## config.mk

```make
export PLATFORM = sky130hd
export DESIGN_NAME = bitonic_top
export DESIGN_NICKNAME = bitonic_top
export VERILOG_FILES = /design/flow/design.v
export SDC_FILE = /design/flow/constraint.sdc
export NUM_CORES = 4
export LEC_CHECK = 0
export CAP_MARGIN = 15
export CELL_PAD_IN_SITES_GLOBAL_PLACEMENT = 1
export CORE_ASPECT_RATIO = 1.17
export CORE_MARGIN = 5
export CORE_UTILIZATION = 35
export CTS_CLUSTER_DIAMETER = 175
export GPL_ROUTABILITY_DRIVEN = 1
export GPL_TIMING_DRIVEN = 0
export HOLD_SLACK_MARGIN = 0.26
export MAX_ROUTING_LAYER = met4
export MIN_ROUTING_LAYER = met2
export SETUP_SLACK_MARGIN = 0.06
export SLEW_MARGIN = 0
export TNS_END_PERCENT = 50
```

## constraint.sdc

```tcl
create_clock -name core_clock -period 1.66 [get_ports {clk}]
set_input_delay 0.3320 -clock core_clock [delete_from_list [all_inputs] [get_ports {clk}]]
set_output_delay 0.3320 -clock core_clock [all_outputs]
set_load 0.01 [all_outputs]
```

## design.v

```verilog
module bitonic_comp #(parameter DATA_WIDTH = 8, POLARITY = 0)
(clk, reset, valid, A, B, H, L, done);
input clk;
input reset;
input valid;
input [DATA_WIDTH-1:0] A;
input [DATA_WIDTH-1:0] B;
output [DATA_WIDTH-1:0] H;
output [DATA_WIDTH-1:0] L;
output done;
reg [DATA_WIDTH-1:0] H_r;
reg [DATA_WIDTH-1:0] L_r;
reg done_r;
wire comp;
assign comp = A < B;
assign H = H_r;
assign L = L_r;
assign done = done_r;
always @(posedge clk) begin
	if(reset) begin
		H_r <= 0;
		L_r <= 0;
		done_r <= 0;
	end else if(valid) begin
		if(POLARITY) begin
			H_r <= comp ? B : A;
			L_r <= comp ? A : B;
		end else begin
			H_r <= comp ? A : B;
			L_r <= comp ? B : A;
		end
		done_r <= 1;
	end else begin
		H_r <= 0;
		L_r <= 0;
		done_r <= 0;
	end
end
endmodule
module bitonic_node #(parameter DATA_WIDTH = 8, NODE_ORDER = 1, NODE_DWIDTH = 8, POLARITY = 1)
(clk, reset, valid, data_in, done, data_out);
input clk;
input reset;
input valid;
input [NODE_DWIDTH-1:0] data_in;
output done;
output [NODE_DWIDTH-1:0] data_out;
localparam NUM_COMP = 2**(NODE_ORDER-1);
genvar i_comp;
wire [NUM_COMP-1:0] nodes_done;
assign done = &nodes_done;
generate for(i_comp = 0; i_comp < NUM_COMP; i_comp = i_comp + 1) begin : comp_gen
	wire [DATA_WIDTH-1:0] A;
	wire [DATA_WIDTH-1:0] B;
	wire [DATA_WIDTH-1:0] H;
	wire [DATA_WIDTH-1:0] L;
	assign A = data_in[DATA_WIDTH*(i_comp + 1)-1-:DATA_WIDTH];
	assign B = data_in[DATA_WIDTH*(i_comp + 1 + NUM_COMP)-1-:DATA_WIDTH];
	assign data_out[DATA_WIDTH*(i_comp + 1)-1-:DATA_WIDTH] = H;
	assign data_out[DATA_WIDTH*(i_comp + 1 + NUM_COMP)-1-:DATA_WIDTH] = L;
	bitonic_comp #(.DATA_WIDTH(DATA_WIDTH), .POLARITY(POLARITY)) comp_constr (.clk(clk), .reset(reset), .valid(valid), .A(A), .B(B), .H(H), .L(L), .done(nodes_done[i_comp]));
end endgenerate
endmodule
module bitonic_block
#(parameter DATA_WIDTH = 8, BLOCK_DEPTH = 1, POLARITY = 0)
(clk, reset, data_in, valid, done, data_out);
input clk;
input reset;
input [2**BLOCK_DEPTH*DATA_WIDTH-1:0] data_in;
input valid;
output done;
output [2**BLOCK_DEPTH*DATA_WIDTH-1:0] data_out;
localparam T_WIDTH = 2**BLOCK_DEPTH*DATA_WIDTH;
localparam STATE_NUMS = $clog2(BLOCK_DEPTH + 1);
wire [T_WIDTH-1:0] bstage_outs [BLOCK_DEPTH:0];
wire [BLOCK_DEPTH:0] bstage_ready;
assign bstage_outs[0] = data_in;
assign bstage_ready[0] = valid;
assign done = bstage_ready[BLOCK_DEPTH] == 1;
assign data_out = done ? bstage_outs[BLOCK_DEPTH] : 0;
genvar i_bstage;
genvar i_node;
generate for(i_bstage = 0; i_bstage < BLOCK_DEPTH; i_bstage = i_bstage + 1) begin : bstage_gen
	localparam n_nodes = 2**i_bstage;
	wire [n_nodes-1:0] nodes_ready;
	assign bstage_ready[i_bstage + 1] = &nodes_ready;
	for(i_node = 0; i_node < n_nodes; i_node = i_node + 1) begin : node_gen
		localparam NODE_DWIDTH = DATA_WIDTH * 2**(BLOCK_DEPTH - i_bstage);
		wire [NODE_DWIDTH-1:0] node_data_in;
		assign node_data_in = bstage_outs[i_bstage][NODE_DWIDTH*(i_node+1)-1-:NODE_DWIDTH];
		wire [NODE_DWIDTH-1:0] node_data_out;
		bitonic_node #(.DATA_WIDTH(DATA_WIDTH), .NODE_ORDER(BLOCK_DEPTH - i_bstage), .NODE_DWIDTH(NODE_DWIDTH), .POLARITY(POLARITY)) node_constr (.clk(clk), .reset(reset), .valid(bstage_ready[i_bstage]), .data_in(node_data_in), .done(nodes_ready[i_node]), .data_out(node_data_out));
		assign bstage_outs[i_bstage+1][NODE_DWIDTH*(i_node+1)-1-:NODE_DWIDTH] = node_data_out;
	end
end endgenerate
endmodule
module bitonic_top
#(parameter NUM_INPUT = 16, DATA_WIDTH = 8)
(clk, reset, data_in, valid, done, data_out);
input clk;
input reset;
input [NUM_INPUT * DATA_WIDTH - 1:0] data_in;
input valid;
output done;
output [NUM_INPUT * DATA_WIDTH - 1:0] data_out;
localparam STAGES = $clog2(NUM_INPUT);
localparam ALL_WIDTH = NUM_INPUT * DATA_WIDTH;
wire [ALL_WIDTH - 1:0] stage_data [STAGES:0];
wire [STAGES:0] stage_ready;
assign stage_data[0] = data_in;
assign stage_ready[0] = valid;
assign done = stage_ready[STAGES] == 1;
assign data_out = stage_data[STAGES];
genvar i_stage;
genvar i_block;
generate for(i_stage = 0; i_stage < STAGES; i_stage = i_stage + 1) begin : stages_gen
	localparam BLOCK_COUNT = NUM_INPUT/(2**(i_stage+1));
	localparam BLOCK_DWIDTH = DATA_WIDTH*2**(i_stage+1);
	localparam BLOCK_DEPTH = i_stage + 1;
	wire [BLOCK_COUNT - 1:0] blks_done;
	assign stage_ready[i_stage+1] = &blks_done;
	for(i_block = 0; i_block < BLOCK_COUNT; i_block = i_block + 1) begin
		wire [BLOCK_DWIDTH-1:0] block_in;
		wire [BLOCK_DWIDTH-1:0] block_out;
		assign block_in = stage_data[i_stage][BLOCK_DWIDTH*(i_block+1)-1-:BLOCK_DWIDTH];
		assign stage_data[i_stage+1][BLOCK_DWIDTH*(i_block+1)-1-:BLOCK_DWIDTH] = block_out;
		bitonic_block #(.DATA_WIDTH(DATA_WIDTH), .BLOCK_DEPTH(BLOCK_DEPTH), .POLARITY(i_block%2)) blk_const (.clk(clk), .reset(reset), .data_in(block_in), .data_out(block_out), .done(blks_done[i_block]), .valid(stage_ready[i_stage]));
	end
end endgenerate
endmodule
```

## run.sh

```bash
#!/bin/bash
# the make line also repeats each setting of config.mk as NAME=value (left out here)
make -C /OpenROAD-flow-scripts/flow DESIGN_CONFIG=/design/flow/config.mk WORK_HOME=/design/flow/orfs CLKGATE_MAP_FILE= finish
```

==> impl_metrics.tcl, run 1 <==
# implementation run metrics
set metrics [dict create \
    outcome "failed layout checks" \
    so_faults "setup timing" \
    clk_pin_slew_worst_paths_ns 0.06 \
    vdd_drop_max_mv 0.838 \
    port_buffers 258 \
    combPwrFrac_pct 10.3 \
    cts_sinks 1290 \
    setup_ws_ns -1.40 \
    p_clk_share_pct 47.4 \
    relSlewSlack_pct 14.4 \
    period_minus_slack_ns 3.06 \
    finalSetupViolCount 1408 \
    max_cap_viol_count 0 \
    synthArstFlopShare_pct 0 \
    ff_type "dfxtp_1" \
    ys_top_logic_family "simple AND/OR/NAND/NOR gates" \
    warnings 32 \
    p_int_uw 55400 \
    pin_count 260 \
    min-delay-start "reset" \
    clk_latency_ns 0.86 \
    placedInstanceArea_um2 82500 \
    first_pass_iters 13 \
    rows 184 \
    synth_area_um2 75500 \
    crit_cells 14 \
    drc 0 \
    adder_share_pct 9.29 \
    design_area_um2 101000 \
    reg2reg_depth 14 \
    drv_slew 0 \
    post-route-period-util_pct 184 \
    synth_chip_area_um2 75500 \
    reg2reg_setup_slack_ns -1.40 \
    routedWlPerCell_um 27.7 \
    area_delta_synth_final_pct 34.2 \
    cts_tree "yes" \
    timing_hold_violations_final 0 \
    layout.area.comb_um2 51900 \
    synth_cell_types 52 \
    clock.fmax_mhz 327 \
    ys_cells 8527 \
    fp.dieArea_um2 225000 \
    antenna_found_initial 0 \
    arrival_ns 3.73 \
    grt_max_degree 17 \
    regArea_um2 25900 \
    syn-mean-instance-area_um2 8.85 \
    die_w_um 439 \
    final_util_pct 47.1 \
    worst-path-max-fanout 6 \
    grt_pass1_wl_um 490000 \
    power_combinational_uw 7710 \
    power.total_uw 74800 \
    grt_usage_pct 45.9 \
    antenna_left 0 \
    power.leakage_uw 0.0361 \
    vias 100931 \
    hold_ws_ns 0.281 \
    crit_top_cell "clkbuf_16" \
    clk_path_buf_depth 3 \
    floorplanUtilization_pct 35.1 \
    synthXorXnorAreaFrac_pct 0 \
    floorplan.nets 9218 \
    maxPowerGroup "the clock network" \
    top_cell_area_share_pct 34.2 \
    worstHoldPathType "input port to flip-flop" \
    pwr-share-seq_pct 42.3 \
    path_buffers 7 \
    criticalPathCategory "flip-flop to flip-flop" \
    mux_share_pct 8.25 \
    seq_power_uw 31700 \
    dpl.hpwl_um 260000 \
    ys_sh_aoi_pct 18.8 \
    ys_top_cells_by_area "dfxtp_1, ha_1, nand3_1" \
    yosysTopAreaCell "dfxtp_1" \
    root_buffer "clkbuf_16" \
    ys_ff 1290 \
    cp_slowest_stage_delay_ns 0.37 \
    globalRouteOverflowTotal 0 \
    p_sw_uw 19400 \
    place.gp.congestion 1.05 \
    endpoint_kind "flip-flop" \
    tightest_slew_ns 1.28 \
    wl_um 346000 \
    fin_worst_skew_ns 0.0599 \
    critPathRequiredTime_ns 2.33 \
    cts_buffers 150 \
    crit_chain "buf_12 > clkbuf_16 > clkbuf_16 > clkbuf_16 > buf_12 > buf_8 > nand2_4 > ha_4 > and4bb_1 > nor4_2 > o21a_2 > buf_6 > o21ai_4 > a21oi_4" \
    yosysWarnings 10 \
    cellPowerDensity_nw_per_um2 739 \
    critPathSlowestCell "dfxtp_4" \
    fillers 20534 \
    vias_per_cell 8.07 \
    grt_setup_unrepaired "true" \
    critPathTopFamily "buffers and inverters" \
    pg_clk_uw 35400 \
    start_kind "flip-flop" \
    drt-initial-drc-count 22956 \
    most_common_cell "dfxtp_1" \
    simple_gate_area_share_pct 22.1 \
    synth_seq_share_pct 34.2 \
    first_global_vias 108697 \
    top_cells_by_count "dfxtp_1, nand3_1, nand2_1" \
    switching_share_pct 25.9 \
    core_um2 215000 \
    synthesis.instances 8527 \
    dieHeight_um 512 \
    cts_max_level 4 \
    worstHoldPathCells 3 \
    nets 10152 \
    synth-edff-count 0 \
]
layer usage:
metal  vias up  wire length, um  GRT usage (%)
met1     33448                0              -
met4         0            57100           22.6
met5         -                0              -
li1      33439                -              -
met2     29950           179000           57.9
met3      4094           110000           44.6
what timing repair did:
| item | CTS | global route |
|---|---|---|
| gates cloned | 54 | 10 |
| pin swaps | 390 | 392 |
| hold endpoints to repair | 104 | 0 |
| setup endpoints to repair | 1416 | 1417 |
| hold buffers | 165 | 0 |
| setup buffers | 197 | 111 |
| gates resized | 1904 | 864 |
layout make-up:
cell class,instances,area share (%)
Multi-Input combinational cell,6102,51.2
Antenna cell,45,0.111
Clock buffer,192,4.06
Inverter,424,1.58
Tap cell,2883,3.56
Buffer,708,4.97
Sequential cell,1290,25.6
Clock inverter,75,1.14
Timing Repair Buffer,785,7.71
stage by stage:
step                setup TNS [ns]  worst slack, ns  std cells
floorplan                  -383.72           -0.624       8527
global placement          -1461.91            -2.64      11668
detailed placement        -1457.68            -2.62      11670
CTS                        -942.28            -1.22      12351
global route              -1065.44            -1.41      12459
finish                     -963.69            -1.40      12504
==> run 2, diff against run 1 <==
- ABC_AREA: unset -> 1
- CAP_MARGIN: 15 -> 5
- CELL_PAD_IN_SITES_GLOBAL_PLACEMENT: 1 -> unset
- CORE_ASPECT_RATIO: 1.17 -> unset
- CORE_MARGIN: 5 -> 2
- CORE_UTILIZATION: 35 -> 72
- CTS_CLUSTER_DIAMETER: 175 -> 341
- GPL_ROUTABILITY_DRIVEN: 1 -> unset
- GPL_TIMING_DRIVEN: 0 -> unset
- HOLD_SLACK_MARGIN: 0.26 -> unset
- MAX_ROUTING_LAYER: met4 -> unset
- MIN_ROUTING_LAYER: met2 -> unset
- PLACE_DENSITY: unset -> 0.65
- SETUP_SLACK_MARGIN: 0.06 -> 0.1
- SLEW_MARGIN: 0 -> 20
- TNS_END_PERCENT: 50 -> unset
- clock period: 1.66 -> 1.26 ns (I/O delays scaled with it)
==> run 2 against run 1 <==
Against the previous run: the run now fails in 4_1_cts; die size shrank 56%; area after synthesis shrank 7.3%; synthesized cell count is 24% higher.
==> impl_metrics.tcl, run 2 <==
# flow metrics
set metrics [dict create \
    outcome "aborted with a tool error" \
    port_buffers 259 \
    pin_count 260 \
    dieHeight_um 316 \
    synth-edff-count 0 \
    ff_type "dfxtp_1" \
    dpl.hpwl_um 181000 \
    pre_cts_slack_ns -0.885 \
    synth_seq_share_pct 36.9 \
    most_common_cell "nand2_1" \
    top_cell_area_share_pct 36.9 \
    die_w_um 316 \
    floorplan.nets 11245 \
    floorplanUtilization_pct 72.5 \
    synthesis.instances 10554 \
    yosysTopAreaCell "dfxtp_1" \
    ys_ff 1290 \
    stop_stage "4_1_cts" \
    synth_chip_area_um2 70000 \
    synthArstFlopShare_pct 0 \
    place.gp.congestion 1.04 \
    syn-mean-instance-area_um2 6.63 \
    synthXorXnorAreaFrac_pct 0 \
    synth_cell_types 20 \
    ys_top_cells_by_area "dfxtp_1, nand2_1, ha_1" \
    ys_sh_aoi_pct 11.8 \
    stop_error "[ERROR DPL-0038] Utilization greater than 100%, impossible to legalize" \
    adder_share_pct 10.0 \
    core_um2 96600 \
    mux_share_pct 0 \
    ys_cells 10554 \
    fp.dieArea_um2 99700 \
    simple_gate_area_share_pct 30.0 \
    yosysWarnings 10 \
    rows 114 \
    synth_area_um2 70000 \
    ys_top_logic_family "simple AND/OR/NAND/NOR gates" \
    top_cells_by_count "nand2_1, nor2_1, inv_1" \
]
==> run 2: stage by stage <==
step           cell area (um^2)  cells  total power [uW]  hold slack, ns
2_1_floorplan             71400  10554             50200           0.384
3_5_place_dp              90300  13574             54700           0.470
3_3_place_gp              90300  13574             53700           0.464
==> run 3, diff against run 2 <==
- CAP_MARGIN: 5 -> 20
- CELL_PAD_IN_SITES_GLOBAL_PLACEMENT: unset -> 2
- CORE_MARGIN: 2 -> 8
- CORE_UTILIZATION: 72 -> 68
- CTS_CLUSTER_DIAMETER: 341 -> 42
- CTS_CLUSTER_SIZE: unset -> 14
- GPL_TIMING_DRIVEN: unset -> 0
- HOLD_SLACK_MARGIN: unset -> -0.05
- MAX_ROUTING_LAYER: unset -> met4
- PLACE_DENSITY: 0.65 -> unset
- PLACE_DENSITY_LB_ADDON: unset -> 0.11
- SETUP_SLACK_MARGIN: 0.1 -> -0.09
- SLEW_MARGIN: 20 -> 25
- TNS_END_PERCENT: unset -> 80
- clock period: 1.26 -> 2.33 ns (I/O delays scaled with it)
==> run 3 against run 2 <==
Against the previous run: the flow stops in 3_1_place_gp_skip_io; area after synthesis is the same; synthesized cell count unchanged; die size grew 14%.
==> impl_metrics.tcl, run 3 <==
# flow metrics
set metrics [dict create \
    rows 117 \
    adder_share_pct 10.0 \
    synth_chip_area_um2 70000 \
    stop_stage "3_1_place_gp_skip_io" \
    synth_cell_types 20 \
    die_w_um 337 \
    yosysWarnings 10 \
    simple_gate_area_share_pct 30.0 \
    stop_error "[ERROR FLW-0024] Place density exceeds 1.0 (current PLACE_DENSITY_LB_ADDON =  0.11). Please check if the value of  PLACE_DENSITY_LB_ADDON is between 0 and 0.99." \
    ys_top_logic_family "simple AND/OR/NAND/NOR gates" \
    floorplan.nets 11245 \
    synthXorXnorAreaFrac_pct 0 \
    synth-edff-count 0 \
    top_cell_area_share_pct 36.9 \
    ff_type "dfxtp_1" \
    floorplanUtilization_pct 68.7 \
    ys_ff 1290 \
    ys_cells 10554 \
    ys_sh_aoi_pct 11.8 \
    synthesis.instances 10554 \
    most_common_cell "nand2_1" \
    synth_area_um2 70000 \
    synth_seq_share_pct 36.9 \
    outcome "aborted with a tool error" \
    dieHeight_um 337 \
    yosysTopAreaCell "dfxtp_1" \
    fp.dieArea_um2 113000 \
    core_um2 102000 \
    ys_top_cells_by_area "dfxtp_1, nand2_1, ha_1" \
    synthArstFlopShare_pct 0 \
    top_cells_by_count "nand2_1, nor2_1, inv_1" \
    mux_share_pct 0 \
    syn-mean-instance-area_um2 6.63 \
]
==> run 4, diff against run 3 <==
- CAP_MARGIN: 20 -> 10
- CELL_PAD_IN_SITES_GLOBAL_PLACEMENT: 2 -> unset
- CORE_MARGIN: 8 -> 2
- CORE_UTILIZATION: 68 -> 72
- CTS_CLUSTER_DIAMETER: 42 -> 55
- CTS_CLUSTER_SIZE: 14 -> 84
- GPL_TIMING_DRIVEN: 0 -> unset
- HOLD_SLACK_MARGIN: -0.05 -> unset
- MAX_ROUTING_LAYER: met4 -> unset
- PLACE_DENSITY_LB_ADDON: 0.11 -> unset
- SETUP_SLACK_MARGIN: -0.09 -> unset
- SLEW_MARGIN: 25 -> 20
- TNS_END_PERCENT: 80 -> unset
- clock period: 2.33 -> 2.14 ns (I/O delays scaled with it)
==> run 4 against run 3 <==
Against the previous run: now fails the layout checks on setup timing; die size is 12% lower; synthesized cell count stayed put; area after synthesis stayed put.
==> impl_metrics.tcl, run 4 <==
# implementation run metrics
set metrics [dict create \
    globalRouteOverflowTotal 0 \
    path_buffers 4 \
    power.leakage_uw 0.0362 \
    syn-mean-instance-area_um2 6.63 \
    yosysWarnings 10 \
    met2_length_um 101000 \
    pin_count 260 \
    reg2reg_setup_slack_ns -0.37 \
    most_common_cell "nand2_1" \
    synthXorXnorAreaFrac_pct 0 \
    hold_ws_ns 0.329 \
    crit_cells 11 \
    dieHeight_um 316 \
    drc 0 \
    combPwrFrac_pct 11.8 \
    dpl.hpwl_um 140000 \
    clk_path_buf_depth 3 \
    port_buffers 259 \
    p_sw_uw 15400 \
    post-route-period-util_pct 117 \
    rows 114 \
    critPathTopFamily "buffers and inverters" \
    vias 70384 \
    ys_top_cells_by_area "dfxtp_1, nand2_1, ha_1" \
    first_global_vias 61133 \
    yosysTopAreaCell "dfxtp_1" \
    setup_ws_ns -0.366 \
    clk_latency_ns 0.74 \
    clk_pin_slew_worst_paths_ns 0.08 \
    max_cap_viol_count 0 \
    so_faults "setup timing" \
    synth_chip_area_um2 70000 \
    cts_sinks 1290 \
    cp_slowest_stage_delay_ns 0.44 \
    first_pass_iters 9 \
    p_clk_share_pct 41.8 \
    area_delta_synth_final_pct 18.7 \
    drt-initial-drc-count 7852 \
    adder_share_pct 10.0 \
    synth_seq_share_pct 36.9 \
    timing_hold_violations_final 0 \
    relSlewSlack_pct 63.3 \
    wl_um 212000 \
    antenna_found_initial 2 \
    vdd_drop_max_mv 0.764 \
    period_minus_slack_ns 2.51 \
    grt_usage_pct 36.8 \
    start_kind "flip-flop" \
    power.total_uw 53200 \
    cts_tree "yes" \
    top_cells_by_count "nand2_1, nor2_1, inv_1" \
    clock.fmax_mhz 399 \
    floorplanUtilization_pct 72.5 \
    mux_share_pct 0 \
    floorplan.nets 11245 \
    ys_top_logic_family "simple AND/OR/NAND/NOR gates" \
    ys_ff 1290 \
    ff_type "dfxtp_1" \
    cellPowerDensity_nw_per_um2 640 \
    pg_clk_uw 22200 \
    p_int_uw 37700 \
    synth-edff-count 0 \
    outcome "failed layout checks" \
    crit_chain "buf_12 > clkbuf_16 > nand2_4 > inv_1 > ha_1 > nand2_1 > nor2_2 > nand2_4 > clkbuf_16 > a21oi_1 > nor2_4" \
    routedWlPerCell_um 17.4 \
    warnings 33 \
    synth_cell_types 20 \
    wl_met3_um 16400 \
    tightest_slew_ns 0.550 \
    min-delay-start "data_in[11]" \
    worstHoldPathCells 3 \
    grt_setup_unrepaired "true" \
    die_w_um 316 \
    final_cells 12163 \
    simple_gate_area_share_pct 30.0 \
    core_um2 96600 \
    placed_cells 11834 \
    seq_power_uw 24600 \
    drv_slew 0 \
    reg2reg_depth 11 \
    wl_met1_um 75500 \
    ys_cells 10554 \
    worst-path-max-fanout 9 \
    vias_per_cell 5.79 \
    worstHoldPathType "input port to flip-flop" \
    endpoint_kind "flip-flop" \
    finalSetupViolCount 184 \
    maxPowerGroup "sequential cells" \
    antenna_cells 0 \
    antenna_left 0 \
    critPathRequiredTime_ns 2.73 \
    cts_hold_buf 0 \
    top_cell_area_share_pct 36.9 \
    cts_buffers 105 \
    fin_worst_skew_ns 0.0314 \
    nets 11486 \
    criticalPathCategory "flip-flop to flip-flop" \
    synthesis.instances 10554 \
    power_combinational_uw 6300 \
    critPathSlowestCell "ha_1" \
    dr.max_layer_used "met5" \
    ys_sh_aoi_pct 11.8 \
    pwr-share-seq_pct 46.3 \
    synth_area_um2 70000 \
    tns_ns -18.85 \
    switching_share_pct 29.0 \
    root_buffer "clkbuf_16" \
    grt_pass1_wl_um 301000 \
    synthArstFlopShare_pct 0 \
    cts_max_level 3 \
    fp.dieArea_um2 99700 \
    place.gp.congestion 1.01 \
    arrival_ns 3.10 \
    grt_max_degree 130 \
]
[run 4: per-stage QoR]
stage	utilization (%)	instance area [um^2]	worst slack, ns
after detailed placement	78.0	75300	-0.127
final	86.0	83100	-0.366
after CTS	82.4	79600	-0.417
after global routing	86.0	83100	-0.467
after global placement	78.0	75300	-0.0346
after floorplan	-	70100	0.00743
[run 4: layout make-up]
type                    count  area, um^2
inverters                1377        5170
clock buffers             113        2750
fillers                  5673       13500
well taps                1276        1600
multi-input cells        7262       38100
flip-flops and latches   1290       25800
repair buffers            759        8260
clock inverters            86        1350
[run 4: timing repair]
| action | CTS | global route |
|---|---|---|
| resized | 130 | 839 |
| setup buffers | 3 | 79 |
| endpoints found under the setup margin | 159 | 458 |
| cloned | 4 | 47 |
| pin swaps | 0 | 81 |
[run 4: per-layer routing]
| layer | global-route usage, % | up-vias |
|---|---|---|
| li1 | - | 33742 |
| met1 | 41.4 | 31756 |
| met2 | 65.2 | 3790 |
| met3 | 4.70 | 1092 |
| met4 | 24.7 | 4 |
| met5 | 0 | - |
==> run 5, diff against run 4 <==
- CAP_MARGIN: 10 -> 5
- CTS_CLUSTER_DIAMETER: 55 -> 139
- CTS_CLUSTER_SIZE: 84 -> unset
- PLACE_DENSITY: unset -> 0.65
- SETUP_SLACK_MARGIN: unset -> -0.03
- clock period: 2.14 -> 1.26 ns (I/O delays scaled with it)
==> run 5 against run 4 <==
Against the previous run: the flow now stops in 4_1_cts; die size did not move; synthesized cell count unchanged; area after synthesis unchanged.
==> impl_metrics.tcl, run 5 <==
# flow metrics
set metrics [dict create \
    top_cells_by_count "nand2_1, nor2_1, inv_1" \
    port_buffers 259 \
    top_cell_area_share_pct 36.9 \
    ys_sh_aoi_pct 11.8 \
    synthesis.instances 10554 \
    synthXorXnorAreaFrac_pct 0 \
    dieHeight_um 316 \
    most_common_cell "nand2_1" \
    pin_count 260 \
    synth_cell_types 20 \
    place.gp.congestion 1.04 \
    synth-edff-count 0 \
    adder_share_pct 10.0 \
    ys_top_logic_family "simple AND/OR/NAND/NOR gates" \
    synth_chip_area_um2 70000 \
    ys_ff 1290 \
    ys_cells 10554 \
    stop_error "[ERROR DPL-0038] Utilization greater than 100%, impossible to legalize" \
    rows 114 \
    yosysTopAreaCell "dfxtp_1" \
    floorplanUtilization_pct 72.5 \
    yosysWarnings 10 \
    synthArstFlopShare_pct 0 \
    mux_share_pct 0 \
    ff_type "dfxtp_1" \
    dpl.hpwl_um 181000 \
    fp.dieArea_um2 99700 \
    syn-mean-instance-area_um2 6.63 \
    synth_area_um2 70000 \
    core_um2 96600 \
    outcome "aborted with a tool error" \
    die_w_um 316 \
    stop_stage "4_1_cts" \
    floorplan.nets 11245 \
    synth_seq_share_pct 36.9 \
    placedInstanceArea_um2 90300 \
    simple_gate_area_share_pct 30.0 \
    ys_top_cells_by_area "dfxtp_1, nand2_1, ha_1" \
]
run 5: through the flow:
step / hold WS, ns / cells / total power, uW / setup slack [ns] / utilization (%)
global placement: 0.464 / 13574 / 53700 / -0.757 / 93.6
floorplan: 0.384 / 10554 / 50200 / -0.703 / -
detailed placement: 0.470 / 13574 / 54700 / -0.885 / 93.6
==> run 6, diff against run 5 <==
- ABC_AREA: 1 -> unset
- CAP_MARGIN: 5 -> 10
- CTS_CLUSTER_DIAMETER: 139 -> 27
- CTS_CLUSTER_SIZE: unset -> 51
- HOLD_SLACK_MARGIN: unset -> 0.11
- PLACE_DENSITY: 0.65 -> unset
- PLACE_DENSITY_LB_ADDON: unset -> 0.0
- SETUP_SLACK_MARGIN: -0.03 -> 0.2
- clock period: 1.26 -> 0.661 ns (I/O delays scaled with it)
==> run 6 against run 5 <==
Against the previous run: the run again fails in 4_1_cts; synthesized cell count shrank 19%; die size is 7.7% higher; area after synthesis grew 7.8%.
==> impl_metrics.tcl, run 6 <==
# flow metrics
set metrics [dict create \
    synthesis.instances 8527 \
    dieHeight_um 328 \
    floorplanUtilization_pct 72.7 \
    syn-mean-instance-area_um2 8.85 \
    synth_cell_types 52 \
    place.gp.congestion 0.988 \
    simple_gate_area_share_pct 22.1 \
    die_w_um 328 \
    synth_chip_area_um2 75500 \
    ff_type "dfxtp_1" \
    floorplan.nets 9218 \
    most_common_cell "dfxtp_1" \
    rows 118 \
    top_cells_by_count "dfxtp_1, nand3_1, nand2_1" \
    ys_ff 1290 \
    core_um2 104000 \
    yosysTopAreaCell "dfxtp_1" \
    pin_count 260 \
    synth_area_um2 75500 \
    ys_cells 8527 \
    placedInstanceArea_um2 94200 \
    ys_top_cells_by_area "dfxtp_1, ha_1, nand3_1" \
    dpl.hpwl_um 189000 \
    synthXorXnorAreaFrac_pct 0 \
    stop_error "[ERROR DPL-0038] Utilization greater than 100%, impossible to legalize" \
    port_buffers 259 \
    fp.dieArea_um2 107000 \
    ys_sh_aoi_pct 18.8 \
    synthArstFlopShare_pct 0 \
    stop_stage "4_1_cts" \
    yosysWarnings 10 \
    top_cell_area_share_pct 34.2 \
    synth_seq_share_pct 34.2 \
    ys_top_logic_family "simple AND/OR/NAND/NOR gates" \
    adder_share_pct 9.29 \
    outcome "aborted with a tool error" \
    synth-edff-count 0 \
    mux_share_pct 8.25 \
]
==> run 6: stage by stage <==
| stage | setup slack (ns) | util (%) | hold WS (ns) | power (uW) | cells |
|---|---|---|---|---|---|
| after detailed placement | -1.94 | 90.8 | 0.487 | 95900 | 11628 |
| after global placement | -1.74 | 90.8 | 0.471 | 95000 | 11628 |
| after floorplan | -1.62 | - | 0.260 | 89600 | 8527 |
==> run 7, diff against run 6 <==
- CAP_MARGIN: 10 -> 20
- CORE_UTILIZATION: 72 -> 40
- CTS_CLUSTER_DIAMETER: 27 -> unset
- CTS_CLUSTER_SIZE: 51 -> unset
- HOLD_SLACK_MARGIN: 0.11 -> unset
- PLACE_DENSITY_LB_ADDON: 0.0 -> unset
- SETUP_SLACK_MARGIN: 0.2 -> unset
- clock period: 0.661 -> 3.0 ns (I/O delays scaled with it)
==> run 7 against run 6 <==
Against the previous run: now clean on timing, DRC and antenna; synthesized cell count unchanged; area after synthesis stayed put; die size is 79% higher.
==> impl_metrics.tcl, run 7 <==
# implementation run metrics
set metrics [dict create \
    outcome "finished clean" \
    crit_cells 3 \
    antenna_left 0 \
    cellPowerDensity_nw_per_um2 455 \
    synth_area_um2 75500 \
    antenna_found_initial 2 \
    reg2reg_depth 7 \
    grt_pass1_wl_um 329000 \
    crit_end "data_out[125]" \
    clk_pin_slew_worst_paths_ns 0.06 \
    grt_setup_unrepaired "false" \
    cp_slowest_stage_delay_ns 0.53 \
    synthXorXnorAreaFrac_pct 0 \
    yosysTopAreaCell "dfxtp_1" \
    first_pass_iters 6 \
    p_clk_share_pct 48.3 \
    warnings 33 \
    synth_chip_area_um2 75500 \
    simple_gate_area_share_pct 22.1 \
    cts_max_level 4 \
    drc 0 \
    final_util_pct 45.3 \
    relSlewSlack_pct 30.4 \
    grt_max_degree 130 \
    synthArstFlopShare_pct 0 \
    tightest_slew_ns 1.04 \
    ff_type "dfxtp_1" \
    fp.dieArea_um2 192000 \
    cts_tree "yes" \
    ys_cells 8527 \
    adder_share_pct 9.29 \
    path_buffers 2 \
    ys_top_logic_family "simple AND/OR/NAND/NOR gates" \
    reg2reg_setup_slack_ns 0.27 \
    cts_sinks 1290 \
    clk_path_buf_depth 3 \
    worstHoldPathType "input port to flip-flop" \
    ys_ff 1290 \
    syn-mean-instance-area_um2 8.85 \
    start_kind "flip-flop" \
    synthesis.instances 8527 \
    fillers 17872 \
    pwr-share-seq_pct 45.2 \
    power.leakage_uw 0.0302 \
    port_buffers 259 \
    p_int_uw 29600 \
    ys_sh_aoi_pct 18.8 \
    arrival_ns 2.20 \
    power_combinational_uw 2480 \
    crit_chain "buf_12 > and2_1 > clkdlybuf4s50_1" \
    most_common_cell "dfxtp_1" \
    globalRouteOverflowTotal 0 \
    setup_ws_ns 0.204 \
    clk_latency_ns 0.80 \
    criticalPathCategory "flip-flop to primary output" \
    pg_clk_uw 18700 \
    min-delay-start "data_in[61]" \
    area_delta_synth_final_pct 12.7 \
    wl_um 206000 \
    critPathSlowestCell "clkdlybuf4s50_1" \
    synth_seq_share_pct 34.2 \
    power.total_uw 38700 \
    routedWlPerCell_um 18.5 \
    combPwrFrac_pct 6.4 \
    cts_hold_buf 0 \
    core_um2 188000 \
    pin_count 260 \
    synth-edff-count 0 \
    drt-initial-drc-count 5216 \
    floorplanUtilization_pct 40.2 \
    clock.fmax_mhz 358 \
    place.gp.congestion 0.933 \
    top_cells_by_count "dfxtp_1, nand3_1, nand2_1" \
    nets 9190 \
    tns_ns 0 \
    top_cell_area_share_pct 34.2 \
    seq_power_uw 17500 \
    worstHoldPathCells 3 \
    max_cap_viol_count 0 \
    first_global_vias 59474 \
    worst-path-max-fanout 129 \
    critPathTopFamily "buffers and inverters" \
    timing_hold_violations_final 0 \
    maxPowerGroup "the clock network" \
    vias_per_cell 5.83 \
    layout.area.comb_um2 44200 \
    vdd_drop_max_mv 0.619 \
    ys_top_cells_by_area "dfxtp_1, ha_1, nand3_1" \
    yosysWarnings 10 \
    floorplan.nets 9218 \
    pre_cts_slack_ns 0.0877 \
    dpl.hpwl_um 155000 \
    root_buffer "clkbuf_16" \
    synth_cell_types 52 \
    regArea_um2 25800 \
    fin_worst_skew_ns 0.0262 \
    critPathRequiredTime_ns 2.40 \
    switching_share_pct 23.5 \
    drv_slew 0 \
    vias 64747 \
    endpoint_kind "primary output" \
    post-route-period-util_pct 93.2 \
    period_minus_slack_ns 2.80 \
    cts_buffers 144 \
    grt_usage_pct 20.7 \
    rows 159 \
    die_w_um 438 \
    finalSetupViolCount 0 \
    p_sw_uw 9090 \
    mux_share_pct 8.25 \
    dieHeight_um 438 \
]
-- run 7: repair_timing --
| item | in CTS | in global routing |
|---|---|---|
| setup endpoints to repair | 0 | 7 |
| setup buffers | 0 | 0 |
| gates resized | 0 | 3 |
-- run 7: through the flow --
stage / cell area [um^2] / instances / hold slack, ns
after floorplan: 75500 / 8527 / 0.453
after global placement: 79900 / 10848 / 0.477
after detailed placement: 79900 / 10848 / 0.479
after CTS: 85000 / 11113 / 0.383
after global routing: 85000 / 11114 / 0.446
final: 85000 / 11114 / 0.442
-- run 7: final cells by class --
type	count	area share [%]
inverter	424	1.91
sequential	1290	30.4
clock buffer	187	4.68
multi-input combinational	6102	52.0
antenna	1	0.00294
timing repair buffer	537	6.08
tap	2495	3.67
clock inverter	78	1.34
-- run 7: routing by layer --
| layer | track usage [%] | routed length [um] | vias to the layer above | share of wire, % |
|---|---|---|---|---|
| met1 | 27.5 | 92300 | 30728 | 45 |
| li1 | - | - | 31650 | - |
| met5 | 0 | 25 | - | 0.012 |
| met4 | 7.96 | 7510 | 2 | 3.6 |
| met3 | 2.58 | 10200 | 322 | 4.9 |
| met2 | 34.0 | 95800 | 2045 | 47 |
==> run 8, diff against run 7 <==
- ABC_AREA: unset -> 1
- CAP_MARGIN: 20 -> 5
- CORE_UTILIZATION: 40 -> 72
- clock period: 3.0 -> 1.26 ns (I/O delays scaled with it)
==> run 8 against run 7 <==
Against the previous run: area after synthesis fell by 7.3%; the run now fails in 4_1_cts; die size fell by 48%; synthesized cell count rose by 24%.
==> impl_metrics.tcl, run 8 <==
# flow metrics
set metrics [dict create \
    pin_count 260 \
    synthArstFlopShare_pct 0 \
    ys_top_cells_by_area "dfxtp_1, nand2_1, ha_1" \
    stop_stage "4_1_cts" \
    dpl.hpwl_um 181000 \
    synthesis.instances 10554 \
    stop_error "[ERROR DPL-0038] Utilization greater than 100%, impossible to legalize" \
    placed_cells 13574 \
    floorplan.nets 11245 \
    simple_gate_area_share_pct 30.0 \
    ys_cells 10554 \
    synth_cell_types 20 \
    adder_share_pct 10.0 \
    yosysWarnings 10 \
    die_w_um 316 \
    synth-edff-count 0 \
    top_cell_area_share_pct 36.9 \
    rows 114 \
    ys_sh_aoi_pct 11.8 \
    synthXorXnorAreaFrac_pct 0 \
    dieHeight_um 316 \
    ys_top_logic_family "simple AND/OR/NAND/NOR gates" \
    synth_chip_area_um2 70000 \
    core_um2 96600 \
    ys_ff 1290 \
    fp.dieArea_um2 99700 \
    ff_type "dfxtp_1" \
    synth_area_um2 70000 \
    yosysTopAreaCell "dfxtp_1" \
    place.gp.congestion 1.04 \
    top_cells_by_count "nand2_1, nor2_1, inv_1" \
    outcome "aborted with a tool error" \
    port_buffers 259 \
    floorplanUtilization_pct 72.5 \
    mux_share_pct 0 \
    syn-mean-instance-area_um2 6.63 \
    most_common_cell "nand2_1" \
    synth_seq_share_pct 36.9 \
]
run 8: per-stage QoR:
step	hold WS (ns)	instance area [um^2]	setup slack (ns)
after floorplan	0.384	71400	-0.703
after global placement	0.464	90300	-0.757
after detailed placement	0.470	90300	-0.885
==> run 9, diff against run 8 <==
- ABC_AREA: 1 -> unset
- CAP_MARGIN: 5 -> 20
- CORE_ASPECT_RATIO: unset -> 1.17
- CTS_CLUSTER_DIAMETER: unset -> 234
- CTS_CLUSTER_SIZE: unset -> 24
- GPL_TIMING_DRIVEN: unset -> 1
- PLACE_DENSITY: unset -> 0.95
- SETUP_SLACK_MARGIN: unset -> 0.33
- SLEW_MARGIN: 20 -> 15
- TNS_END_PERCENT: unset -> 95
- clock period: 1.26 -> 1.77 ns (I/O delays scaled with it)
==> run 9 against run 8 <==
Against the previous run: the run fails in 5_1_grt; synthesized cell count fell by 19%; die size rose by 7.8%; area after synthesis rose by 7.8%.
==> impl_metrics.tcl, run 9 <==
# flow metrics
set metrics [dict create \
    synthArstFlopShare_pct 0 \
    fp.dieArea_um2 107000 \
    adder_share_pct 9.29 \
    cts_sinks 1290 \
    synth_chip_area_um2 75500 \
    synth_area_um2 75500 \
    dpl.hpwl_um 204000 \
    synth_cell_types 52 \
    synthXorXnorAreaFrac_pct 0 \
    globalRouteOverflowTotal 2983 \
    outcome "aborted with a tool error" \
    yosysTopAreaCell "dfxtp_1" \
    pin_count 260 \
    synth-edff-count 0 \
    dieHeight_um 354 \
    ys_ff 1290 \
    most_common_cell "dfxtp_1" \
    yosysWarnings 10 \
    core_um2 104000 \
    stop_stage "5_1_grt" \
    synth_seq_share_pct 34.2 \
    ff_type "dfxtp_1" \
    syn-mean-instance-area_um2 8.85 \
    ys_top_logic_family "simple AND/OR/NAND/NOR gates" \
    place.gp.congestion 1.07 \
    simple_gate_area_share_pct 22.1 \
    clk_path_buf_depth 3 \
    mux_share_pct 8.25 \
    ys_cells 8527 \
    floorplanUtilization_pct 72.5 \
    stop_error "[ERROR GRT-0116] Global routing finished with congestion. Check the congestion regions in the DRC Viewer." \
    top_cells_by_count "dfxtp_1, nand3_1, nand2_1" \
    ys_sh_aoi_pct 18.8 \
    floorplan.nets 9218 \
    port_buffers 259 \
    placed_cells 11007 \
    die_w_um 303 \
    rows 128 \
    grt_usage_pct 84.5 \
    cts_max_level 2 \
    cts_buffers 59 \
    root_buffer "clkbuf_16" \
    top_cell_area_share_pct 34.2 \
    synthesis.instances 8527 \
    ys_top_cells_by_area "dfxtp_1, ha_1, nand3_1" \
    placedInstanceArea_um2 89600 \
]
run 9: through the flow:
step           util [%]  TNS [ns]  setup slack [ns]
2_1_floorplan         -   -262.73            -0.514
3_3_place_gp       86.1   -437.49            -0.811
4_1_cts            88.9   -550.30            -0.751
3_5_place_dp       86.1   -584.59            -0.978
run 9: per-layer routing:
metal | GRT overflow | global-route usage [%]
met1 | 46 | 80.1
met2 | 1954 | 99.9
met3 | 82 | 72.8
met4 | 885 | 88.2
met5 | 16 | 52.2
run 9: repair_timing:
action	in CTS
pin swaps	90
buffers inserted	35
gates resized	251
cloned	11
setup endpoints to repair	1409
hold buffers	0
==> run 10, diff against run 9 <==
- ABC_AREA: unset -> 1
- CAP_MARGIN: 20 -> 5
- CELL_PAD_IN_SITES_DETAIL_PLACEMENT: unset -> 1
- CELL_PAD_IN_SITES_GLOBAL_PLACEMENT: unset -> 3
- CORE_ASPECT_RATIO: 1.17 -> 0.51
- CORE_MARGIN: 2 -> 4
- CORE_UTILIZATION: 72 -> 40
- CTS_CLUSTER_DIAMETER: 234 -> 400
- CTS_CLUSTER_SIZE: 24 -> 90
- GPL_ROUTABILITY_DRIVEN: unset -> 1
- GPL_TIMING_DRIVEN: 1 -> 0
- HOLD_SLACK_MARGIN: unset -> 0.07
- MIN_ROUTING_LAYER: unset -> met1
- PLACE_DENSITY: 0.95 -> unset
- SETUP_SLACK_MARGIN: 0.33 -> 0.72
- SLEW_MARGIN: 15 -> 20
- TNS_END_PERCENT: 95 -> 65
- clock period: 1.77 -> 3.0 ns (I/O delays scaled with it)
==> run 10 against run 9 <==
Against the previous run: the flow stops in 3_3_place_gp; synthesized cell count is 24% higher; die size is 69% higher; area after synthesis is 7.3% lower.
==> impl_metrics.tcl, run 10 <==
# flow metrics
set metrics [dict create \
    outcome "aborted with a tool error" \
    stop_stage "3_3_place_gp" \
    stop_error "[ERROR GPL-0301] Utilization 101.852 % exceeds 100%." \
    synth_seq_share_pct 36.9 \
    dieHeight_um 307 \
    floorplanUtilization_pct 40.3 \
    syn-mean-instance-area_um2 6.63 \
    ys_top_logic_family "simple AND/OR/NAND/NOR gates" \
    core_um2 173000 \
    yosysWarnings 10 \
    most_common_cell "nand2_1" \
    top_cells_by_count "nand2_1, nor2_1, inv_1" \
    fp.dieArea_um2 182000 \
    yosysTopAreaCell "dfxtp_1" \
    synth-edff-count 0 \
    synth_area_um2 70000 \
    ff_type "dfxtp_1" \
    floorplan.nets 11245 \
    synth_chip_area_um2 70000 \
    ys_sh_aoi_pct 11.8 \
    mux_share_pct 0 \
    top_cell_area_share_pct 36.9 \
    simple_gate_area_share_pct 30.0 \
    adder_share_pct 10.0 \
    die_w_um 594 \
    pin_count 260 \
    synth_cell_types 20 \
    synthArstFlopShare_pct 0 \
    rows 109 \
    synthXorXnorAreaFrac_pct 0 \
    ys_top_cells_by_area "dfxtp_1, nand2_1, ha_1" \
    ys_ff 1290 \
    ys_cells 10554 \
    synthesis.instances 10554 \
]
==> run 11, diff against run 10 <==
- ABC_AREA: 1 -> unset
- CAP_MARGIN: 5 -> 20
- CELL_PAD_IN_SITES_DETAIL_PLACEMENT: 1 -> unset
- CELL_PAD_IN_SITES_GLOBAL_PLACEMENT: 3 -> unset
- CORE_ASPECT_RATIO: 0.51 -> 1.79
- CORE_MARGIN: 4 -> 2
- CORE_UTILIZATION: 40 -> 59
- CTS_CLUSTER_DIAMETER: 400 -> 24
- CTS_CLUSTER_SIZE: 90 -> 96
- GPL_ROUTABILITY_DRIVEN: 1 -> unset
- GPL_TIMING_DRIVEN: 0 -> unset
- HOLD_SLACK_MARGIN: 0.07 -> unset
- MIN_ROUTING_LAYER: met1 -> unset
- PLACE_DENSITY_LB_ADDON: unset -> 0.18
- SETUP_SLACK_MARGIN: 0.72 -> 0.09
- TNS_END_PERCENT: 65 -> 10
- clock period: 3.0 -> 2.2 ns (I/O delays scaled with it)
==> run 11 against run 10 <==
Against the previous run: now fails the layout checks on setup timing; synthesized cell count shrank 19%; die size shrank 28%; area after synthesis grew 7.8%.
==> impl_metrics.tcl, run 11 <==
# implementation run metrics
set metrics [dict create \
    wl_um 242000 \
    critPathSlowestCell "dfxtp_2" \
    pre_cts_slack_ns -0.502 \
    grt_max_degree 65 \
    switching_share_pct 25.3 \
    pg_clk_uw 33900 \
    grt_setup_unrepaired "true" \
    outcome "failed layout checks" \
    synthesis.instances 8527 \
    syn-mean-instance-area_um2 8.85 \
    finalSetupViolCount 670 \
    synth_chip_area_um2 75500 \
    p_clk_share_pct 54.7 \
    clock.fmax_mhz 371 \
    drv_slew 0 \
    clk_latency_ns 0.85 \
    antenna_found_initial 29 \
    cts_tree "yes" \
    crit_cells 11 \
    floorplan.nets 9218 \
    endpoint_kind "flip-flop" \
    grt_pass1_wl_um 370000 \
    critPathRequiredTime_ns 2.93 \
    ff_type "dfxtp_1" \
    die_w_um 271 \
    cp_slowest_stage_delay_ns 0.34 \
    rows 175 \
    cts_buffers 210 \
    area_delta_synth_final_pct 27.7 \
    synth_seq_share_pct 34.2 \
    adder_share_pct 9.29 \
    setup_ws_ns -0.496 \
    fp.dieArea_um2 131000 \
    synth-edff-count 0 \
    most_common_cell "dfxtp_1" \
    ys_top_logic_family "simple AND/OR/NAND/NOR gates" \
    worst-path-max-fanout 17 \
    maxPowerGroup "the clock network" \
    fin_worst_skew_ns 0.0474 \
    p_sw_uw 15700 \
    vias 71280 \
    crit_chain "buf_12 > buf_12 > and2_1 > ha_1 > a21oi_1 > o211ai_1 > buf_4 > o21ai_4 > nand3_1 > a21oi_1 > buf_4" \
    drt-initial-drc-count 5070 \
    yosysWarnings 10 \
    ys_sh_aoi_pct 18.8 \
    synth_area_um2 75500 \
    so_faults "setup timing" \
    root_buffer "clkbuf_16" \
    dpl.hpwl_um 180000 \
    place.gp.congestion 1.08 \
    power.leakage_uw 0.0376 \
    globalRouteOverflowTotal 0 \
    max_cap_viol_count 0 \
    mux_share_pct 8.25 \
    top_cells_by_count "dfxtp_1, nand3_1, nand2_1" \
    vias_per_cell 6.21 \
    post-route-period-util_pct 123 \
    criticalPathCategory "flip-flop to flip-flop" \
    cts_sinks 1290 \
    relSlewSlack_pct 33.3 \
    drc 0 \
    clk_path_buf_depth 3 \
    core_um2 127000 \
    p_int_uw 46300 \
    start_kind "flip-flop" \
    arrival_ns 3.43 \
    seq_power_uw 23900 \
    floorplanUtilization_pct 59.4 \
    power_combinational_uw 4250 \
    reg2reg_depth 11 \
    worstHoldPathCells 4 \
    ys_ff 1290 \
    cts_max_level 4 \
    power.total_uw 62000 \
    ys_top_cells_by_area "dfxtp_1, ha_1, nand3_1" \
    critPathTopFamily "AND-OR/OR-AND gates" \
    tightest_slew_ns 0.998 \
    cts_hold_buf 0 \
    path_buffers 4 \
    port_buffers 259 \
    pin_count 260 \
    hold_ws_ns 0.329 \
    yosysTopAreaCell "dfxtp_1" \
    warnings 31 \
    clk_pin_slew_worst_paths_ns 0.06 \
    ys_cells 8527 \
    grt_usage_pct 35.6 \
    vdd_drop_max_mv 0.738 \
    antenna_left 0 \
    worstHoldPathType "input port to flip-flop" \
    cellPowerDensity_nw_per_um2 643 \
    synthArstFlopShare_pct 0 \
    simple_gate_area_share_pct 22.1 \
    reg2reg_setup_slack_ns -0.50 \
    synthXorXnorAreaFrac_pct 0 \
    first_global_vias 68939 \
    routedWlPerCell_um 21.1 \
    dieHeight_um 482 \
    nets 10250 \
    top_cell_area_share_pct 34.2 \
    synth_cell_types 52 \
    combPwrFrac_pct 6.9 \
    timing_hold_violations_final 0 \
    pwr-share-seq_pct 38.5 \
    period_minus_slack_ns 2.70 \
    min-delay-start "data_in[11]" \
    first_pass_iters 7 \
]
## run 11: area by class of cell
cell class / instances / area [um^2]
timing repair buffer: 1525 / 13900
fill: 9187 / 30600
antenna: 50 / 125
tap: 1681 / 2100
clock buffer: 232 / 5470
inverter: 424 / 1620
sequential: 1290 / 25800
multi-input combinational: 6108 / 45300
clock inverter: 166 / 2060
## run 11: repair_timing
action,CTS,global route
endpoints found under the setup margin,897,982
gates resized,279,403
pin swaps,0,90
buffers inserted,9,29
gates cloned,7,14
## run 11: metal layers
metal	part of all wire, %	GRT usage, %
met5	0.067	0
met4	12	38.1
met3	5.0	7.63
met2	52	66.3
met1	30	29.8
## run 11: through the flow
step / instance area, um^2 / std cells / setup TNS [ns] / utilization (%)
after detailed placement: 87000 / 10969 / -135.62 / 68.5
after global routing: 96400 / 11458 / -153.97 / 75.9
after CTS: 94900 / 11383 / -90.48 / 74.7
final: 96400 / 11476 / -83.66 / 75.9
after floorplan: 75900 / 8527 / -15.23 / -
after global placement: 87000 / 10969 / -111.95 / 68.5
==> run 12, diff against run 11 <==
- CORE_ASPECT_RATIO: 1.79 -> 1.17
- CORE_UTILIZATION: 59 -> 72
- CTS_CLUSTER_DIAMETER: 24 -> 234
- CTS_CLUSTER_SIZE: 96 -> 24
- GPL_TIMING_DRIVEN: unset -> 1
- PLACE_DENSITY_LB_ADDON: 0.18 -> unset
- SETUP_SLACK_MARGIN: 0.09 -> 0.41
- SLEW_MARGIN: 20 -> 15
- TNS_END_PERCENT: 10 -> 95
- clock period: 2.2 -> 1.55 ns (I/O delays scaled with it)
==> run 12 against run 11 <==
Against the previous run: the flow now stops in 5_1_grt; area after synthesis unchanged; synthesized cell count unchanged; die size down 18%.
==> impl_metrics.tcl, run 12 <==
# flow metrics
set metrics [dict create \
    core_um2 104000 \
    outcome "aborted with a tool error" \
    cts_hold_buf 0 \
    ys_ff 1290 \
    clk_path_buf_depth 3 \
    ys_sh_aoi_pct 18.8 \
    syn-mean-instance-area_um2 8.85 \
    adder_share_pct 9.29 \
    globalRouteOverflowTotal 17 \
    rows 128 \
    die_w_um 303 \
    mux_share_pct 8.25 \
    synthXorXnorAreaFrac_pct 0 \
    cts_buffers 59 \
    pin_count 260 \
    dpl.hpwl_um 190000 \
    place.gp.congestion 1.13 \
    synth-edff-count 0 \
    top_cells_by_count "dfxtp_1, nand3_1, nand2_1" \
    grt_usage_pct 69.0 \
    port_buffers 259 \
    synth_chip_area_um2 75500 \
    stop_error "[ERROR GRT-0232] Routing congestion too high. Check the congestion heatmap in the GUI." \
    synth_seq_share_pct 34.2 \
    cts_sinks 1290 \
    floorplan.nets 9218 \
    placedInstanceArea_um2 92600 \
    simple_gate_area_share_pct 22.1 \
    pre_cts_slack_ns -1.13 \
    dieHeight_um 354 \
    synth_cell_types 52 \
    yosysTopAreaCell "dfxtp_1" \
    ff_type "dfxtp_1" \
    ys_top_cells_by_area "dfxtp_1, ha_1, nand3_1" \
    synth_area_um2 75500 \
    top_cell_area_share_pct 34.2 \
    most_common_cell "dfxtp_1" \
    fp.dieArea_um2 107000 \
    ys_top_logic_family "simple AND/OR/NAND/NOR gates" \
    root_buffer "clkbuf_16" \
    stop_stage "5_1_grt" \
    synthesis.instances 8527 \
    floorplanUtilization_pct 72.5 \
    yosysWarnings 10 \
    ys_cells 8527 \
    cts_max_level 2 \
    synthArstFlopShare_pct 0 \
]
==> run 12: timing repair <==
action                     in CTS
setup buffers                  90
pin swaps                     220
gates cloned                   28
setup endpoints to repair    1413
gates resized                 575
==> run 12: per-stage QoR <==
stage | utilization [%] | cells | total power [uW]
CTS | 93.7 | 11587 | 58500
global placement | 89.0 | 11403 | 40600
detailed placement | 89.0 | 11403 | 41000
floorplan | - | 8527 | 38200
==> run 12: metal layers <==
layer | track usage (%) | overflow
met5 | 19.0 | 0
met1 | 65.0 | 0
met4 | 71.7 | 9
met2 | 90.7 | 8
met3 | 51.2 | 0
==> run 13, diff against run 12 <==
- CORE_UTILIZATION: 72 -> 46
- CTS_CLUSTER_SIZE: 24 -> unset
- GPL_TIMING_DRIVEN: 1 -> 0
- SETUP_SLACK_MARGIN: 0.41 -> 0.27
- clock period: 1.55 -> 3.56 ns (I/O delays scaled with it)
==> run 13 against run 12 <==
Against the previous run: the run now finishes clean; area after synthesis is the same; die size rose by 56%; synthesized cell count unchanged.
==> impl_metrics.tcl, run 13 <==
# implementation run metrics
set metrics [dict create \
    clk_latency_ns 0.84 \
    synth_chip_area_um2 75500 \
    power.leakage_uw 0.0307 \
    drc 0 \
    synthArstFlopShare_pct 0 \
    cts_sinks 1290 \
    path_buffers 4 \
    dpl.hpwl_um 233000 \
    nets 9638 \
    simple_gate_area_share_pct 22.1 \
    synth_cell_types 52 \
    warnings 28 \
    post-route-period-util_pct 90.6 \
    final_util_pct 53.2 \
    top_cells_by_count "dfxtp_1, nand3_1, nand2_1" \
    pg_clk_uw 15300 \
    crit_chain "buf_6 > buf_6 > clkbuf_1 > and2_2 > ha_1 > nand3_1 > o211ai_1 > o21ai_2 > buf_2 > nand3_1 > a21oi_2" \
    die_w_um 378 \
    ys_ff 1290 \
    ff_type "dfxtp_1" \
    antenna_found_initial 9 \
    endpoint_kind "flip-flop" \
    p_int_uw 24700 \
    finalSetupViolCount 0 \
    rows 160 \
    worst-path-max-fanout 10 \
    synthXorXnorAreaFrac_pct 0 \
    wl_um 288000 \
    yosysTopAreaCell "dfxtp_1" \
    seq_power_uw 14700 \
    p_sw_uw 7850 \
    clock.fmax_mhz 310 \
    grtUsageMet1_pct 32.1 \
    cp_slowest_stage_delay_ns 0.44 \
    pre_cts_slack_ns -1.65 \
    area_delta_synth_final_pct 14.8 \
    first_pass_iters 9 \
    grt_pass1_wl_um 426000 \
    routedWlPerCell_um 25.6 \
    combPwrFrac_pct 7.7 \
    max_cap_viol_count 0 \
    clk_pin_slew_worst_paths_ns 0.06 \
    arrival_ns 3.90 \
    synth_area_um2 75500 \
    globalRouteOverflowTotal 0 \
    period_minus_slack_ns 3.22 \
    critPathSlowestCell "dfxtp_4" \
    outcome "finished clean" \
    dieHeight_um 442 \
    relSlewSlack_pct 21.9 \
    most_common_cell "dfxtp_1" \
    grt_max_degree 17 \
    fp.dieArea_um2 167000 \
    ys_sh_aoi_pct 18.8 \
    grt_busiest_layer "met2" \
    vdd_drop_max_mv 0.382 \
    vias 69383 \
    timing_hold_violations_final 0 \
    root_buffer "clkbuf_16" \
    synthesis.instances 8527 \
    ys_cells 8527 \
    adder_share_pct 9.29 \
    top_cell_area_share_pct 34.2 \
    cts_buffers 139 \
    worstHoldPathType "flip-flop to flip-flop" \
    final_cells 11253 \
    criticalPathCategory "flip-flop to flip-flop" \
    maxPowerGroup "the clock network" \
    crit_cells 11 \
    port_buffers 258 \
    switching_share_pct 24.1 \
    pwr-share-seq_pct 45.3 \
    grt_setup_unrepaired "false" \
    drt-initial-drc-count 5698 \
    reg2reg_setup_slack_ns 0.34 \
    core_um2 163000 \
    floorplan.nets 9218 \
    synth_seq_share_pct 34.2 \
    fillers 15247 \
    placed_cells 10972 \
    vias_per_cell 6.17 \
    fin_worst_skew_ns 0.0283 \
    tightest_slew_ns 1.17 \
    worstHoldPathCells 2 \
    drv_slew 0 \
    reg2reg_depth 11 \
    mux_share_pct 8.25 \
    first_global_vias 67923 \
    clk_path_buf_depth 3 \
    cts_tree "yes" \
    yosysWarnings 10 \
    ys_top_cells_by_area "dfxtp_1, ha_1, nand3_1" \
    p_clk_share_pct 47.1 \
    floorplanUtilization_pct 46.4 \
    met2_usage_pct 61.3 \
    ys_top_logic_family "simple AND/OR/NAND/NOR gates" \
    setup_ws_ns 0.336 \
    antenna_left 0 \
    pin_count 260 \
    cellPowerDensity_nw_per_um2 376 \
    power_combinational_uw 2490 \
    start_kind "flip-flop" \
    cts_hold_buf 0 \
    synth-edff-count 0 \
    grt_use_met3_pct 4.39 \
    critPathRequiredTime_ns 4.23 \
    critPathTopFamily "buffers and inverters" \
    place.gp.congestion 1.01 \
    syn-mean-instance-area_um2 8.85 \
    grt_usage_pct 33.5 \
    cts_max_level 4 \
]
## run 13: layer usage
metal / routed length (um) / vias to the layer above / part of all wire, %
met2: 147000 / 3054 / 51
met1: 95600 / 32752 / 33
li1: - / 32539 / -
met5: 17 / - / 0.0059
met3: 12900 / 1034 / 4.5
met4: 32000 / 4 / 11
## run 13: through the flow
step	TNS [ns]	total power, uW	hold slack [ns]	cell area (um^2)
global route	0	33600	0.503	86600
detailed placement	-345.88	17400	0.480	80800
finish	0	32600	0.479	86600
CTS	0	32700	0.486	86300
floorplan	0	16600	0.453	75500
global placement	-330.83	17400	0.468	80800
## run 13: cell type report
type,count,area (um^2),area share [%]
Antenna cell,10,25.0,0.0289
Tap cell,2187,2740,3.16
Multi-Input combinational cell,6102,44700,51.6
Clock inverter,74,1030,1.19
Sequential cell,1290,25800,29.8
Timing Repair Buffer,279,2740,3.16
Clock buffer,176,3860,4.46
Buffer,711,4090,4.72
Inverter,424,1590,1.84
## run 13: what timing repair did
| action | CTS | global route |
|---|---|---|
| pin swaps | 12 | 30 |
| buffers inserted | 5 | 16 |
| setup endpoints to repair | 504 | 178 |
| gates resized | 156 | 63 |
==> run 14, diff against run 13 <==
- CAP_MARGIN: 20 -> 10
- CORE_UTILIZATION: 46 -> 72
- CTS_CLUSTER_SIZE: unset -> 24
- GPL_TIMING_DRIVEN: 0 -> 1
- SETUP_SLACK_MARGIN: 0.27 -> -0.19
- clock period: 3.56 -> 2.13 ns (I/O delays scaled with it)
==> run 14 against run 13 <==
Against the previous run: now fails the layout checks on setup timing; sequential power up 67%; critical path type unchanged; sequential share of layout area down 0.87 points; routed wire length down 17%; sequential cell count unchanged.
==> impl_metrics.tcl, run 14 <==
# implementation run metrics
set metrics [dict create \
    power.total_uw 41700 \
    antenna_found_initial 17 \
    vias 73697 \
    rows 128 \
    start_kind "flip-flop" \
    endpoint_kind "flip-flop" \
    dpl.hpwl_um 168000 \
    root_buffer "clkbuf_16" \
    reg2reg_setup_slack_ns -0.93 \
    clk_latency_ns 0.74 \
    grt_usage_pct 40.7 \
    so_faults "setup timing" \
    timing_hold_violations_final 0 \
    critPathSlowestCell "o21ai_4" \
    outcome "failed layout checks" \
    clk_pin_slew_worst_paths_ns 0.10 \
    most_common_cell "dfxtp_1" \
    cts_sinks 1290 \
    globalRouteOverflowTotal 0 \
    met2_usage_pct 70.4 \
    grt_busiest_layer "met2" \
    synth_cell_types 52 \
    max_cap_viol_count 0 \
    switching_share_pct 24.5 \
    synth_chip_area_um2 75500 \
    crit_top_cell "buf_12" \
    floorplan.nets 9218 \
    combPwrFrac_pct 10.5 \
    die_w_um 303 \
    floorplanUtilization_pct 72.5 \
    ff_type "dfxtp_1" \
    p_clk_share_pct 30.5 \
    power_combinational_uw 4400 \
    cellPowerDensity_nw_per_um2 467 \
    vdd_drop_max_mv 0.644 \
    p_sw_uw 10200 \
    cts_buffers 59 \
    place.gp.congestion 1.01 \
    clk_path_buf_depth 3 \
    grt_max_degree 66 \
    worstHoldPathCells 4 \
    first_pass_iters 10 \
    nets 10032 \
    simple_gate_area_share_pct 22.1 \
    ys_ff 1290 \
    antenna_left 0 \
    yosysTopAreaCell "dfxtp_1" \
    synthesis.instances 8527 \
    warnings 33 \
    synth_area_um2 75500 \
    crit_chain "buf_12 > buf_8 > nand2_1 > ha_4 > nand3_2 > o211ai_1 > buf_4 > o21ai_4 > buf_12 > nand3_1 > a21oi_1" \
    synthXorXnorAreaFrac_pct 0 \
    fin_worst_skew_ns 0.0323 \
    adder_share_pct 9.29 \
    drt-initial-drc-count 8061 \
    synth-edff-count 0 \
    critPathRequiredTime_ns 2.75 \
    pin_count 260 \
    fp.dieArea_um2 107000 \
    grt_setup_unrepaired "true" \
    power.leakage_uw 0.0345 \
    grt_pass1_wl_um 357000 \
    synthArstFlopShare_pct 0 \
    syn-mean-instance-area_um2 8.85 \
    finalSetupViolCount 811 \
    cts_max_level 2 \
    ys_sh_aoi_pct 18.8 \
    post-route-period-util_pct 144 \
    maxPowerGroup "sequential cells" \
    reg2reg_depth 11 \
    ys_cells 8527 \
    cts_tree "yes" \
    tns_ns -108.59 \
    pg_clk_uw 12700 \
    first_global_vias 68605 \
    relSlewSlack_pct 26.5 \
    routedWlPerCell_um 22.4 \
    cts_hold_buf 0 \
    cp_slowest_stage_delay_ns 0.41 \
    synth_seq_share_pct 34.2 \
    area_delta_synth_final_pct 18.3 \
    vias_per_cell 6.88 \
    yosysWarnings 10 \
    grtUsageMet1_pct 42.7 \
    crit_cells 11 \
    min-delay-start "data_in[28]" \
    dieHeight_um 354 \
    core_um2 104000 \
    arrival_ns 3.68 \
    final_cells 10718 \
    worstHoldPathType "input port to flip-flop" \
    path_buffers 4 \
    drv_slew 0 \
    drc 0 \
    criticalPathCategory "flip-flop to flip-flop" \
    ys_top_cells_by_area "dfxtp_1, ha_1, nand3_1" \
    period_minus_slack_ns 3.06 \
    grt_use_met3_pct 7.77 \
    ys_top_logic_family "simple AND/OR/NAND/NOR gates" \
    clock.fmax_mhz 327 \
    fillers 5669 \
    pwr-share-seq_pct 58.9 \
    seq_power_uw 24600 \
    mux_share_pct 8.25 \
    worst-path-max-fanout 15 \
    p_int_uw 31500 \
    top_cells_by_count "dfxtp_1, nand3_1, nand2_1" \
    port_buffers 259 \
    wl_um 240000 \
    tightest_slew_ns 1.09 \
    setup_ws_ns -0.930 \
    critPathTopFamily "AND-OR/OR-AND gates" \
    placed_cells 10584 \
    top_cell_area_share_pct 34.2 \
]
## run 14: layout make-up
cell class | count | area [um^2] | share of cell area, %
timing repair buffer | 1453 | 13000 | 14.5
multi-input combinational | 6113 | 45600 | 51.0
antenna | 9 | 22.5 | 0.0252
clock buffer | 61 | 1510 | 1.69
clock inverter | 3 | 33.8 | 0.0378
inverter | 424 | 1620 | 1.82
sequential | 1290 | 25900 | 29.0
tap | 1365 | 1710 | 1.91
## run 14: per-stage QoR
step | util (%) | setup WS [ns] | hold slack [ns] | instance area [um^2]
after floorplan | - | -0.202 | 0.453 | 75700
after global placement | 82.5 | -0.498 | 0.469 | 85900
after detailed placement | 82.5 | -0.612 | 0.478 | 85900
after CTS | 84.6 | -0.337 | 0.417 | 88100
after global routing | 85.8 | -1.03 | 0.440 | 89300
final | 85.8 | -0.930 | 0.411 | 89300
## run 14: repair_timing
action / in CTS / in global routing
setup buffers: 31 / 33
setup endpoints to repair: 330 / 448
pin swaps: 66 / 111
cloned: 12 / 8
hold endpoints to repair: 0 / 0
resized: 250 / 206
## run 14: per-layer routing
layer | wire length [um] | vias up
met5 | 141 | -
met4 | 25500 | 20
met3 | 20500 | 1545
met2 | 113000 | 4579
met1 | 81000 | 34297
li1 | - | 33256
Power is estimated from default activity; no workload was simulated.
